Setup of run 1:
## sig_16_hw
module sig_16_hw #(parameter K=16,DWIDTH=32,EXPONENT_WIDTH=8, BIAS=8'd127)(input [DWIDTH-1:0] x_in,input clk,start,rst,output reg valid, output [DWIDTH-1:0] y_out);
clock: 11.4 ns
lec_check: 0
abc_area: 1
cap_margin: 20
cell_pad_in_sites_detail_placement: 1
core_aspect_ratio: 0.81
core_margin: 9
core_utilization: 35
cts_cluster_diameter: 52
cts_cluster_size: 77
gpl_routability_driven: 0
gpl_timing_driven: 0
max_routing_layer: met4
place_density_lb_addon: 0.09
slew_margin: 20
tns_end_percent: 85
run.sh (not shown) runs the stock make flow with config.mk's settings and CLKGATE_MAP_FILE=.
Looking at the reports, run 1 completed the entire flow and the layout it produced met the timing, DRC and antenna checks.
## Diff of input files: run 2 against run 1
==> flow/config.mk <==
export PLATFORM = sky130hd
export DESIGN_NAME = sig_16_hw
export DESIGN_NICKNAME = sig_16_hw
export VERILOG_FILES = /design/flow/design.v
export SDC_FILE = /design/flow/constraint.sdc
export NUM_CORES = 4
export LEC_CHECK = 0
export CAP_MARGIN = 20
export CORE_MARGIN = 2
export CORE_UTILIZATION = 72
export PLACE_DENSITY = 0.65
export SLEW_MARGIN = 20
==> flow/constraint.sdc <==
create_clock -name core_clock -period 5.72 [get_ports {clk}]
set_input_delay 1.1440 -clock core_clock [delete_from_list [all_inputs] [get_ports {clk}]]
set_output_delay 1.1440 -clock core_clock [all_outputs]
set_load 0.01 [all_outputs]
==> results <==
- Run 2 and run 1 ended up with roughly the same cell area after layout.
- Against run 1, instance count on the critical path in run 2 fell by more than a quarter.
- Final checks on run 2, whose flow otherwise completed, came back failing, citing setup timing.
- On via count of the routed design, the higher figure sits with run 2, not run 1.
- Re cell area after synthesis: run 1 was higher than run 2.
- Against run 1, number of signal-net buffers in the layout in run 2 rose by a little under 10%.
Changes in run 3 relative to run 2:
diff --git a/flow/config.mk b/flow/config.mk
--- a/flow/config.mk
+++ b/flow/config.mk
@@ -10,2 +10,2 @@
-export CORE_UTILIZATION = 72
-export PLACE_DENSITY = 0.65
+export CORE_UTILIZATION = 40
+export PLACE_DENSITY = 0.6
==> flow/constraint.sdc <==
create_clock -name core_clock -period 10.0 [get_ports {clk}]
set_input_delay 2.0000 -clock core_clock [delete_from_list [all_inputs] [get_ports {clk}]]
set_output_delay 2.0000 -clock core_clock [all_outputs]
set_load 0.01 [all_outputs]
### Flow results
Run 3 closes out successfully: all stages finished, all timing, DRC and antenna checks passed. Diff run 2 -> run 3: sequential cell area share went up 0.82 points; largest clock skew in the final design held steady; total length of routed wires went down. Die size came out higher on run 3 than on run 2. Capturing element of the worst setup path = subtractor_neg_2nd.final_mantissa[17]$_SDFFE_PP0P_: run 2; capturing element of the worst setup path = subtractor_neg_2nd.final_mantissa[6]$_SDFFE_PP0P_: run 3. Number of cells in the design after placement grows by a little under 10% when moving from run 2 to run 3.
Modified inputs, run 4 compared to run 3
diff --git a/flow/config.mk b/flow/config.mk
--- a/flow/config.mk
+++ b/flow/config.mk
@@ -8 +8,4 @@
-export CAP_MARGIN = 20
+export ABC_AREA = 1
+export CAP_MARGIN = 0
+export CELL_PAD_IN_SITES_DETAIL_PLACEMENT = 2
+export CELL_PAD_IN_SITES_GLOBAL_PLACEMENT = 2
@@ -11,2 +14,6 @@
-export PLACE_DENSITY = 0.6
-export SLEW_MARGIN = 20
+export GPL_ROUTABILITY_DRIVEN = 0
+export MAX_ROUTING_LAYER = met4
+export MIN_ROUTING_LAYER = met2
+export PLACE_DENSITY_LB_ADDON = 0.24
+export SETUP_SLACK_MARGIN = 0.27
+export SLEW_MARGIN = 25
==> results <==
ha_1 as the slowest stage cell on the critical path was reported by run 3, and edfxtp_1 by run 4.
Leakage power figure went up by more than a quarter going from run 3 to run 4.
Per the comparison of run 4 with run 3, switching fraction of total power shows an increase of 9.9 points, global-route usage shows an increase of 35 points.


job 6663:
Starting RTL as in the previous note.
Settings: LEC_CHECK=0, ABC_AREA=1, CAP_MARGIN=20, CORE_MARGIN=2, CORE_UTILIZATION=70, CTS_CLUSTER_SIZE=36, HOLD_SLACK_MARGIN=-0.09, MAX_ROUTING_LAYER=met4, PLACE_DENSITY=0.65, SETUP_SLACK_MARGIN=-0.27, SLEW_MARGIN=20; clock period 4.86 ns.
Job 6663: GRT-0232 in 5_1_grt -> run aborted
Here is what was changed in the inputs of job 7023 compared with job 6663.
--- a/flow/config.mk
+++ b/flow/config.mk
@@ -9 +9 @@
-export CAP_MARGIN = 20
+export CAP_MARGIN = 0
@@ -11,4 +11,3 @@
-export CORE_UTILIZATION = 70
-export CTS_CLUSTER_SIZE = 36
-export HOLD_SLACK_MARGIN = -0.09
-export MAX_ROUTING_LAYER = met4
+export CORE_UTILIZATION = 72
+export CTS_CLUSTER_DIAMETER = 355
+export HOLD_SLACK_MARGIN = -0.1
@@ -16 +14,0 @@
-export SETUP_SLACK_MARGIN = -0.27
==> flow/constraint.sdc <==
create_clock -name core_clock -period 5.43 [get_ports {clk}]
set_input_delay 1.0860 -clock core_clock [delete_from_list [all_inputs] [get_ports {clk}]]
set_output_delay 1.0860 -clock core_clock [all_outputs]
set_load 0.01 [all_outputs]
Results
H-tree depth: job 7023 vs job 6663 identical. Job 6663 -> job 7023: cell row count decreased slightly. Number of cells in the design after placement down 5.3% in job 7023 wrt job 6663. Going from job 6663 to job 7023, share of the core filled by cells before placement increased 2.3 points, HPWL after detailed placement now sits lower, flop and latch count out of synthesis shows no meaningful change, post-detailed-placement cell area shrank by 6.3%. Cmp job 7023 and job 6663 / post-cts resize count / higher: job 6663. Completing all stages was not enough for job 7023: its layout failed the final checks because of setup timing. Job 6663 -> job 7023: die size decreased by a few percent.
## Diff of input files: job 5764 against job 7023
--- a/flow/config.mk
+++ b/flow/config.mk
@@ -8,2 +8 @@
-export ABC_AREA = 1
-export CAP_MARGIN = 0
+export CAP_MARGIN = 20
@@ -11,4 +10,2 @@
-export CORE_UTILIZATION = 72
-export CTS_CLUSTER_DIAMETER = 355
-export HOLD_SLACK_MARGIN = -0.1
-export PLACE_DENSITY = 0.65
+export CORE_UTILIZATION = 40
+export PLACE_DENSITY = 0.6
==> flow/constraint.sdc <==
create_clock -name core_clock -period 7.91 [get_ports {clk}]
set_input_delay 1.5820 -clock core_clock [delete_from_list [all_inputs] [get_ports {clk}]]
set_output_delay 1.5820 -clock core_clock [all_outputs]
set_load 0.01 [all_outputs]
==> comparison <==
- Total instance count after detailed placement (job 5764 vs. job 7023) decreases by a little under 10%
- [job 5764 vs job 7023] cell area: lower in job 5764
- Between job 7023 and job 5764, the flow reports routed wire length per instance increasing by a few percent.
- The layout from job 7023, despite a flow that completed every stage, fails the layout checks, with the failing checks listed as setup timing.
- Job 5764 finished all stages; the layout is clean.
- Compared job 5764 vs job 7023, and number of signal-net inverters in the final layout is down in job 5764.
Changes in job 3475 relative to job 5764:
--- a/flow/config.mk
+++ b/flow/config.mk
@@ -7,0 +8 @@
+export ABC_AREA = 1
@@ -10 +11 @@
-export CORE_UTILIZATION = 40
+export CORE_UTILIZATION = 62
@@ -11,0 +13 @@
+export SETUP_SLACK_MARGIN = 0.47
==> flow/constraint.sdc <==
create_clock -name core_clock -period 4.4 [get_ports {clk}]
set_input_delay 0.8800 -clock core_clock [delete_from_list [all_inputs] [get_ports {clk}]]
set_output_delay 0.8800 -clock core_clock [all_outputs]
set_load 0.01 [all_outputs]
[summary]
From the logs: job 3475 reached the end of the flow and failed the layout checks with setup timing. Job 3475: largest stage delay on the critical path 130 ps below job 5764. Compared to job 5764, the router laid down more metal wire for job 3475. Job 3475: synthesis-to-finish area growth is 20 points higher than what job 5764 reported. Met3 usage delta for job 3475 relative to job 5764: 2.6 points higher. Job 3475 vs job 5764: clock network area share down in job 3475. Setup slack in job 3475 is smaller than in job 5764. Fmax: job 3475 higher than job 5764. As of job 3475, cell-internal power had risen by more than half compared to job 5764.


Starting RTL as in the previous note.
## sig_16_hw
module sig_16_hw #(parameter K=16,DWIDTH=32,EXPONENT_WIDTH=8, BIAS=8'd127)(input [DWIDTH-1:0] x_in,input clk,start,rst,output reg valid, output [DWIDTH-1:0] y_out);
clock: 5.43 ns
lec_check: 0
abc_area: 1
cap_margin: 0
cell_pad_in_sites_detail_placement: 0
core_margin: 2
core_utilization: 68
cts_cluster_diameter: 189
gpl_routability_driven: 0
gpl_timing_driven: 1
max_routing_layer: met4
place_density: 0.35
setup_slack_margin: 0.73
slew_margin: 20
tns_end_percent: 50
The starting point ran to the end with violations: setup timing.
Change:
Settings changed: ABC_AREA 1 to unset, CAP_MARGIN 0 to 20, CELL_PAD_IN_SITES_DETAIL_PLACEMENT 0 to unset, CORE_UTILIZATION 68 to 40, CTS_CLUSTER_DIAMETER 189 to unset, GPL_TIMING_DRIVEN 1 to 0, MAX_ROUTING_LAYER met4 to unset, PLACE_DENSITY 0.35 to unset, SETUP_SLACK_MARGIN 0.73 to unset, TNS_END_PERCENT 50 to unset.
Clock period 5.43 ns to 10.0 ns, I/O delays scaled along.
Now the flow completed without violations.
Design area goes down by 8.0%.
Total power is lower by 49%.
Setup slack improved by 3.4 ns.
Hold slack improved by 0.018 ns.
Change:
Settings changed: ABC_AREA set to 0, CTS_CLUSTER_DIAMETER set to 191, MAX_ROUTING_LAYER set to met4, PLACE_DENSITY_LB_ADDON set to 0.17, SETUP_SLACK_MARGIN set to 2.48.
After rerunning: The changed run completed with no timing, DRC or antenna violations. Die area does not change. Hold slack improves by 0.0052 ns. Cell area goes up slightly. Total power goes up by a few percent. Wire length hardly moves.


## v20
sig_16_hw again, from the RTL that the note above started with.
make LEC_CHECK=0 ABC_AREA=1 CAP_MARGIN=20 CORE_MARGIN=2 CORE_UTILIZATION=66 CTS_CLUSTER_DIAMETER=228 PLACE_DENSITY=0.6 SLEW_MARGIN=20 finish   # period 5.01 ns
No crash in v20: every stage finished, but the layout fails its final checks due to negative setup slack.
--- input diff v20..v41 ---
- a deleted PLACE_DENSITY that had been 0.6
- an added SETUP_SLACK_MARGIN of 1.87
- an added CTS_CLUSTER_SIZE of 14
- an added PLACE_DENSITY_LB_ADDON of 0.2
- a deleted CTS_CLUSTER_DIAMETER that had been 228
- a deleted ABC_AREA that had been 1
- a change of CORE_UTILIZATION from 66 to 72
- a change of the clock period (ns, I/O delays scaled along) from 5.01 to 7.38
Results
v41 closes out successfully: all stages finished, all timing, DRC and antenna checks passed.
Summary of v41 over v20: tally of non-filler cells in the final layout down 22%; met3 demand-to-capacity share in global routing increased by 4.9 points relative to the old numbers; part of the power in the clock network rose 1.2 points.
v20 has higher fraction of area in non-clock buffers than v41.
| register area | v20 vs v41 | ≈ equal |
Input changes introduced in v2 (baseline for comparison: v41):
- clearing CTS_CLUSTER_SIZE, which used to be 14
- putting PLACE_DENSITY at 0.35 where nothing was set
- putting ABC_AREA at 1 where nothing was set
- clearing PLACE_DENSITY_LB_ADDON, which used to be 0.2
- clearing SETUP_SLACK_MARGIN, which used to be 1.87
- swapping 7.38 for 4.77 in the clock period (ns, I/O delays scaled along)
==> comparison <==
v2 finished every stage; the final checks, however, were not passed, the failures being negative setup slack. Per the comparison of v2 with v41, minimum clock period after layout now sits lower; summed standard-cell area reported by yosys moved up; detailed-route wire length on metal 1 decreased by about 4% relative to the old numbers; part of the total power dissipated in the clock network has decreased. Higher count of clock-buffer cells in the layout among v41 and v2: v41. Against v41, v2 comes in about 2.5% lower on count of routing violations after the opening detailed-route iteration. v2 vs v41 — detailed route wirelength on metal3 dropped by more than 10%. Count of plain and timing-repair buffers in the layout was higher in the run labelled v2.
> inputs changed (v2 -> v13)
- PLACE_DENSITY now 0.6, was 0.35
- the clock period (ns, I/O delays scaled along) now 12.6, was 4.77
Results
v13 | status: complete | timing, DRC, antenna: pass. As of v13, summed area of non-filler cells in the final layout had fallen by more than 10% compared to v2. Looking only at post-route non-filler standard cell count, and setting everything else aside, the lower value of v13 and v2 goes to v13. Summary of v13 over v2: count of port buffers added during placement held steady, final wirelength went down 19%, worst hold slack lower, reported clock group power shows a reduction of about 60%, first-iteration DRC count went down by about 32%. Count of inverters not on the clock network in the layout across v13 and v2: no real change. v13: non-clock buffer instance count of the final layout lower than v2. Startpoint of the worst setup timing path = subtractor_neg_2nd.b_exp[2]: v2; startpoint of the worst setup timing path = subtractor_neg_2nd.b_exp[0]: v13. Of the two values seen for last element of the critical path, subtractor_neg_2nd.final_mantissa[22] was produced by v13 and subtractor_neg_2nd.final_mantissa[10] by v2.
Power is estimated from default activity; no workload was simulated.
